== run H ==
==> flow/design.v (excerpt) <==
module RegFile(  
   input clk,
   input reset,
   input [3:0] A1,
   input [3:0] A2,
   input [3:0] A3,    
   input [31:0] WD3,  
   input RegWrite,    
   input [31:0] PCPlus8,    
   output [31:0] RD1,    
   output [31:0] RD2    
   );
Size in the first run: about 510 flip-flops, roughly 140 I/O pins.
Settings: LEC_CHECK=0, ABC_AREA=0, CAP_MARGIN=5, CORE_MARGIN=2, CORE_UTILIZATION=72, CTS_CLUSTER_DIAMETER=317, CTS_CLUSTER_SIZE=34, GPL_ROUTABILITY_DRIVEN=0, HOLD_SLACK_MARGIN=-0.09, MAX_ROUTING_LAYER=met4, SETUP_SLACK_MARGIN=0.7, SLEW_MARGIN=20; clock period 3.12 ns.
run.sh (not shown) runs the stock make flow with config.mk's settings and CLKGATE_MAP_FILE=.
Flow for run H halted at global routing, error code GRT-0232.
The following lists how run K was set up differently from run H:
- CORE_UTILIZATION changed from 72 to 58
- HOLD_SLACK_MARGIN removed (was -0.09)
- CAP_MARGIN changed from 5 to 20
- GPL_ROUTABILITY_DRIVEN removed (was 0)
- CTS_CLUSTER_DIAMETER removed (was 317)
- SETUP_SLACK_MARGIN removed (was 0.7)
- MAX_ROUTING_LAYER removed (was met4)
- CTS_CLUSTER_SIZE removed (was 34)
- ABC_AREA removed (was 0)
- the clock period (ns, I/O delays scaled along) changed from 3.12 to 5.61
## What came out
Looking at the reports, run K completed the entire flow and the layout it produced met the timing, DRC and antenna checks. Taking run H as the reference, in run K die area rose by about 24%, total cell area at the placement stage fell by 7.4%. Re total number of placement rows: run H and run K aren't equal, and the lower value belongs to run H.


RegFile again, from the RTL that the note above started with.
==> flow/design.v (excerpt) <==
module RegFile(  
   input clk,
   input reset,
   input [3:0] A1,
   input [3:0] A2,
   input [3:0] A3,    
   input [31:0] WD3,  
   input RegWrite,    
   input [31:0] PCPlus8,    
   output [31:0] RD1,    
   output [31:0] RD2    
   );
export LEC_CHECK = 0
export ABC_AREA = 1
export CAP_MARGIN = 20
export CELL_PAD_IN_SITES_GLOBAL_PLACEMENT = 2
export CORE_ASPECT_RATIO = 1.42
export CORE_MARGIN = 5
export CORE_UTILIZATION = 50
export CTS_CLUSTER_DIAMETER = 99
export CTS_CLUSTER_SIZE = 80
export GPL_ROUTABILITY_DRIVEN = 1
export GPL_TIMING_DRIVEN = 0
export HOLD_SLACK_MARGIN = 0.18
export MAX_ROUTING_LAYER = met4
export MIN_ROUTING_LAYER = met1
export PLACE_DENSITY_LB_ADDON = 0.13
export SLEW_MARGIN = 15
create_clock -name core_clock -period 3.65 [get_ports {clk}]
The starting point died in global placement without I/O (3_1_place_gp_skip_io) with FLW-0024.
Next try:
Settings changed: ABC_AREA 1 to default, CELL_PAD_IN_SITES_GLOBAL_PLACEMENT 2 to default, CORE_ASPECT_RATIO 1.42 to default, CORE_MARGIN 5 to 2, CORE_UTILIZATION 50 to 72, CTS_CLUSTER_DIAMETER 99 to default, CTS_CLUSTER_SIZE 80 to 39, GPL_ROUTABILITY_DRIVEN 1 to default, GPL_TIMING_DRIVEN 0 to default, HOLD_SLACK_MARGIN 0.18 to default, MAX_ROUTING_LAYER met4 to default, MIN_ROUTING_LAYER met1 to default, PLACE_DENSITY_LB_ADDON 0.13 to default, SETUP_SLACK_MARGIN from default to 0.91, SLEW_MARGIN 15 to 20.
Clock period 3.65 ns to 3.05 ns, I/O delays scaled along.
=>
- With this change the flow never finished: it broke off in clock tree synthesis (4_1_cts) on DPL-0033
- die area drops by a quarter to a third
- synthesized area drops slightly
- synthesized cell count drops by well over a third
Next try:
Settings changed: ABC_AREA from default to 0, CAP_MARGIN 20 to 5, CTS_CLUSTER_DIAMETER from default to 317, CTS_CLUSTER_SIZE 39 to 34, GPL_ROUTABILITY_DRIVEN from default to 0, HOLD_SLACK_MARGIN from default to -0.09.
Clock period 3.05 ns to 3.12 ns, I/O delays scaled along.
Result: The new run did not get past global routing (5_1_grt); die area does not change; area after synthesis does not change; synthesized cell count is unchanged.
Next try:
Settings changed: ABC_AREA 0 to default, CAP_MARGIN 5 to 20, CORE_UTILIZATION 72 to 50, CTS_CLUSTER_DIAMETER 317 to default, CTS_CLUSTER_SIZE 34 to default, GPL_ROUTABILITY_DRIVEN 0 to default, HOLD_SLACK_MARGIN -0.09 to default, SETUP_SLACK_MARGIN 0.91 to default.
Clock period 3.12 ns to 6.0 ns, I/O delays scaled along.
=> The new run finished clean. Area after synthesis is unchanged. Die area is higher by well over a third. Synthesized cell count is unchanged.


== JK ==
The RTL this note starts from:
==> flow/design.v <==
module RegFile(  
   input clk,
   input reset,
   input [3:0] A1,
   input [3:0] A2,
   input [3:0] A3,    
   input [31:0] WD3,  
   input RegWrite,    
   input [31:0] PCPlus8,    
   output [31:0] RD1,    
   output [31:0] RD2    
   );
   reg[31:0] R[15:0]; 
   integer i;
   always @ (posedge clk or posedge reset)
   begin   
         if (reset) 
         begin
            for (i=0; i<16 ;i=i+1)
            begin
				R[i] <= 32'b0;
            end
         end
         else 
         begin         
            if(RegWrite == 1'b1) begin  
               R[A3] <= WD3;
            end
            R[15] <= PCPlus8;
         end
   end
   assign RD1 = R[A1];
   assign RD2 = R[A2];
endmodule
clock: 3.05 ns
lec_check: 0
cap_margin: 20
core_margin: 2
core_utilization: 70
cts_cluster_size: 36
setup_slack_margin: 0.91
slew_margin: 20
JK got as far as global routing (5_1_grt), where a tool error ended the run.
Input changes introduced in MS (baseline for comparison: JK):
Settings: removing SETUP_SLACK_MARGIN (formerly 0.91); setting ABC_AREA to 1 for the first time; changing CORE_MARGIN from 2 to 5; setting HOLD_SLACK_MARGIN to 0.18 for the first time; setting CTS_CLUSTER_DIAMETER to 99 for the first time; changing CORE_UTILIZATION from 70 to 50; removing CTS_CLUSTER_SIZE (formerly 36); setting CORE_ASPECT_RATIO to 0.61 for the first time; setting MAX_ROUTING_LAYER to met4 for the first time; changing the clock period (ns, I/O delays scaled along) from 3.05 to 6.0.
--- outcome ---
- In summary, MS completed successfully, with a layout that passed the timing, DRC and antenna checks.
- Diff MS..JK | level count of the clock H-tree | unchanged
- Overall chip area in MS vs JK: up about 50%
- Between JK and MS, the die span in x is higher for MS.
- Delta (MS minus JK): height of the die fell by about 4%; area after synthesis rose by 1.3%.
- Reported for JK and MS, count of pins on the block boundary turned out identical to the last digit.
- Comparing JK and MS, floorplan-stage core utilization is higher on JK.
- Between JK and MS, worst setup timing slack at the placement stage is higher for MS, JK comes in under that.
- The higher post-synth net total of JK and MS is in MS.
- As far as hold buffer count at CTS goes, JK and MS are indistinguishable; the numbers are identical.
For AL, these inputs were changed with respect to MS:
Settings: setting SETUP_SLACK_MARGIN to 0.76 for the first time; removing ABC_AREA (formerly 1); removing HOLD_SLACK_MARGIN (formerly 0.18); changing CORE_MARGIN from 5 to 2; changing CORE_UTILIZATION from 50 to 68; setting GPL_TIMING_DRIVEN to 1 for the first time; setting TNS_END_PERCENT to 100 for the first time; changing CORE_ASPECT_RATIO from 0.61 to 0.7; setting CTS_CLUSTER_SIZE to 63 for the first time; removing CTS_CLUSTER_DIAMETER (formerly 99); setting PLACE_DENSITY to 0.91 for the first time; changing the clock period (ns, I/O delays scaled along) from 6.0 to 4.17.
- AL reports its largest family of logic cells by area as multiplexers while MS reports simple AND/OR/NAND/NOR gates.
- Relative to MS, flop share of the area decreased by 2.2 points in AL.
- In AL, the portion of total power attributed to sequential cells came out 3.4 points below the value in MS.
- Diff MS -> AL | combinational cell area excluding buffers and inverters | increase of about 8%
- Run comparison: AL worst setup path endpoint RD2[19]; MS worst setup path endpoint RD1[16]
- For the total power per unit cell area, AL came in 180 nW/um^2 higher than MS did.
[inputs] TR vs AL
Settings: swapping 0.76 for 0.91 in SETUP_SLACK_MARGIN; clearing GPL_TIMING_DRIVEN, which used to be 1; swapping 68 for 70 in CORE_UTILIZATION; clearing PLACE_DENSITY, which used to be 0.91; swapping 63 for 37 in CTS_CLUSTER_SIZE; clearing TNS_END_PERCENT, which used to be 100; clearing MAX_ROUTING_LAYER, which used to be met4; clearing CORE_ASPECT_RATIO, which used to be 0.7; swapping 4.17 for 3.05 in the clock period (ns, I/O delays scaled along).
Results
Summary: with AL as the reference, die size in TR moved down by a few percent.
TR did not finish: a tool error stopped it during global routing (5_1_grt).
Count of input and output buffers came out exactly the same in AL and TR.
From AL to TR the numbers moved as follows: netlist area before placement about even; placeable core region fell 2.7%; buffer count from post-CTS setup fixing rose 101; post-synthesis area per instance about even.


Setup of lane 3:
RTL: the design.v shown in full above, as it stands there.
clock: 5.61 ns
lec_check: 0
cap_margin: 20
core_margin: 2
core_utilization: 50
slew_margin: 20
Having completed the whole flow, lane 3 delivered a layout that passed the timing, DRC and antenna checks.
Here is what was changed in the inputs of lane 4 compared with lane 3.
# lane 3
export LEC_CHECK = 0
export CAP_MARGIN = 20
export CORE_MARGIN = 2
export CORE_UTILIZATION = 50
export SLEW_MARGIN = 20
create_clock -name core_clock -period 5.61 [get_ports {clk}]
# lane 4
export LEC_CHECK = 0
export CAP_MARGIN = 20
export CELL_PAD_IN_SITES_GLOBAL_PLACEMENT = 3
export CORE_MARGIN = 2
export CORE_UTILIZATION = 40
export GPL_TIMING_DRIVEN = 0
export HOLD_SLACK_MARGIN = 0.11
export SLEW_MARGIN = 20
export TNS_END_PERCENT = 40
create_clock -name core_clock -period 8.67 [get_ports {clk}]
## What came out
[compare] base=lane 3 new=lane 4: portion of total power attributed to combinational logic has increased, overall die area has increased, buffer and inverter count on the worst path has increased, final weighted congestion of routability-driven global placement has remained practically unchanged, routed via count has increased.
The internal power contribution in lane 4 is 0.67 times that in lane 3.
Going from lane 3 to lane 4, number of cells after detailed placement grew by more than 10%.


north:
Starts from the design.v that is shown in full above.
clock: 3.12 ns
lec_check: 0
cap_margin: 5
core_margin: 2
core_utilization: 70
cts_cluster_size: 34
slew_margin: 20
north finished all stages; however, its layout fails the closing checks, the failures being negative setup slack.
Relative to north, the following input files were edited for south:
Settings: HOLD_SLACK_MARGIN now -0.09, previously not set; SETUP_SLACK_MARGIN now 0.79, previously not set.
### Flow results
Of north and south, not a single run came through the flow clean. south is listed as incomplete: the tool reported an error in global routing (5_1_grt) and the run ended there. Final checks on north, whose flow otherwise completed, came back failing, citing negative setup slack. Reported for south and north, area after synthesis turned out identical to the last digit. Compared with north, in south detailed placement HPWL has increased; total of cells resized after clock tree synthesis higher; total CTS buffers now sits lower. Cell area reported after detailed placement | south above north. Number of placed instances with taps included, south and north: higher on north.
Modified inputs, east compared to south
Settings: SETUP_SLACK_MARGIN removed (was 0.79); HOLD_SLACK_MARGIN changed from -0.09 to 0.11; CAP_MARGIN changed from 5 to 20; CORE_UTILIZATION changed from 70 to 40; CTS_CLUSTER_SIZE removed (was 34); the clock period (ns, I/O delays scaled along) changed from 3.12 to 8.67.
Notes after the runs:
east: flow completed, timing, DRC and antenna clean
Re count of mapped cells out of synthesis: no difference whatsoever between east and south.
Sort south and east by setup slack at placement desc -> top: east
south -> east: number of buffers added by the clock tree synthesis step increased by a little under 10%
[compare] base=south new=east: area of the placeable core has increased, area of the die picked up an extra about 70%, horizontal die size went up about 30%.
Input changes introduced in west (baseline for comparison: east):
Settings: GPL_ROUTABILITY_DRIVEN: unset -> 0; ABC_AREA: unset -> 0; HOLD_SLACK_MARGIN: 0.11 -> -0.09; CTS_CLUSTER_SIZE: unset -> 34; SETUP_SLACK_MARGIN: unset -> 0.7; CORE_UTILIZATION: 40 -> 70; CAP_MARGIN: 20 -> 5; CTS_CLUSTER_DIAMETER: unset -> 317; the clock period (ns, I/O delays scaled along): 8.67 -> 3.12.
## What came out
Status(west) = ERROR, stage = global routing (5_1_grt). Row count, west vs east: down by more than 10%. Count of library flops with an enable pin: east vs west identical. [compare] base=east new=west: average instance area after synthesis now sits at about the same level; chip area line of the yosys report now sits at about the same level. Measured against west, the die area of east comes out at 1.7 times the reference value. Relative to east, the area of the core measured on west has decreased by more than a quarter. Die outline width (east / west): 1.3. Between west and east, it is west whose total setup buffers inserted after CTS is higher, by 106.
Relative to west, the following input files were edited for middle:
Settings: CORE_ASPECT_RATIO now 0.7, previously not set; CORE_UTILIZATION now 58, was 70; TNS_END_PERCENT now 100, previously not set; CTS_CLUSTER_DIAMETER no longer set, was 317; GPL_ROUTABILITY_DRIVEN no longer set, was 0; ABC_AREA no longer set, was 0; SETUP_SLACK_MARGIN now 0.37, was 0.7; GPL_TIMING_DRIVEN now 1, previously not set; CTS_CLUSTER_SIZE no longer set, was 34; HOLD_SLACK_MARGIN no longer set, was -0.09; CAP_MARGIN now 20, was 5; MAX_ROUTING_LAYER now met4, previously not set; the clock period (ns, I/O delays scaled along) now 4.33, was 3.12.
Notes after the runs:
- middle: all stages complete, timing, DRC and antenna checks passed
- From middle to west, number of placed I/O pins did not move at all.
- [compare] base=west new=middle: die span in x went up, number of nets in the synthesized netlist stayed essentially flat.
- Summary of middle over west: total clock sinks has remained practically unchanged; floorplan row count fell by 8.3%; cell count after placement decreased 38; chip area higher.
- middle: detailed placer's ending HPWL 1.7% below west
- middle ended with less die height than west.
- Reported for west and middle, cell count after synthesis turned out identical to the last digit.
Power is estimated from default activity; no workload was simulated.
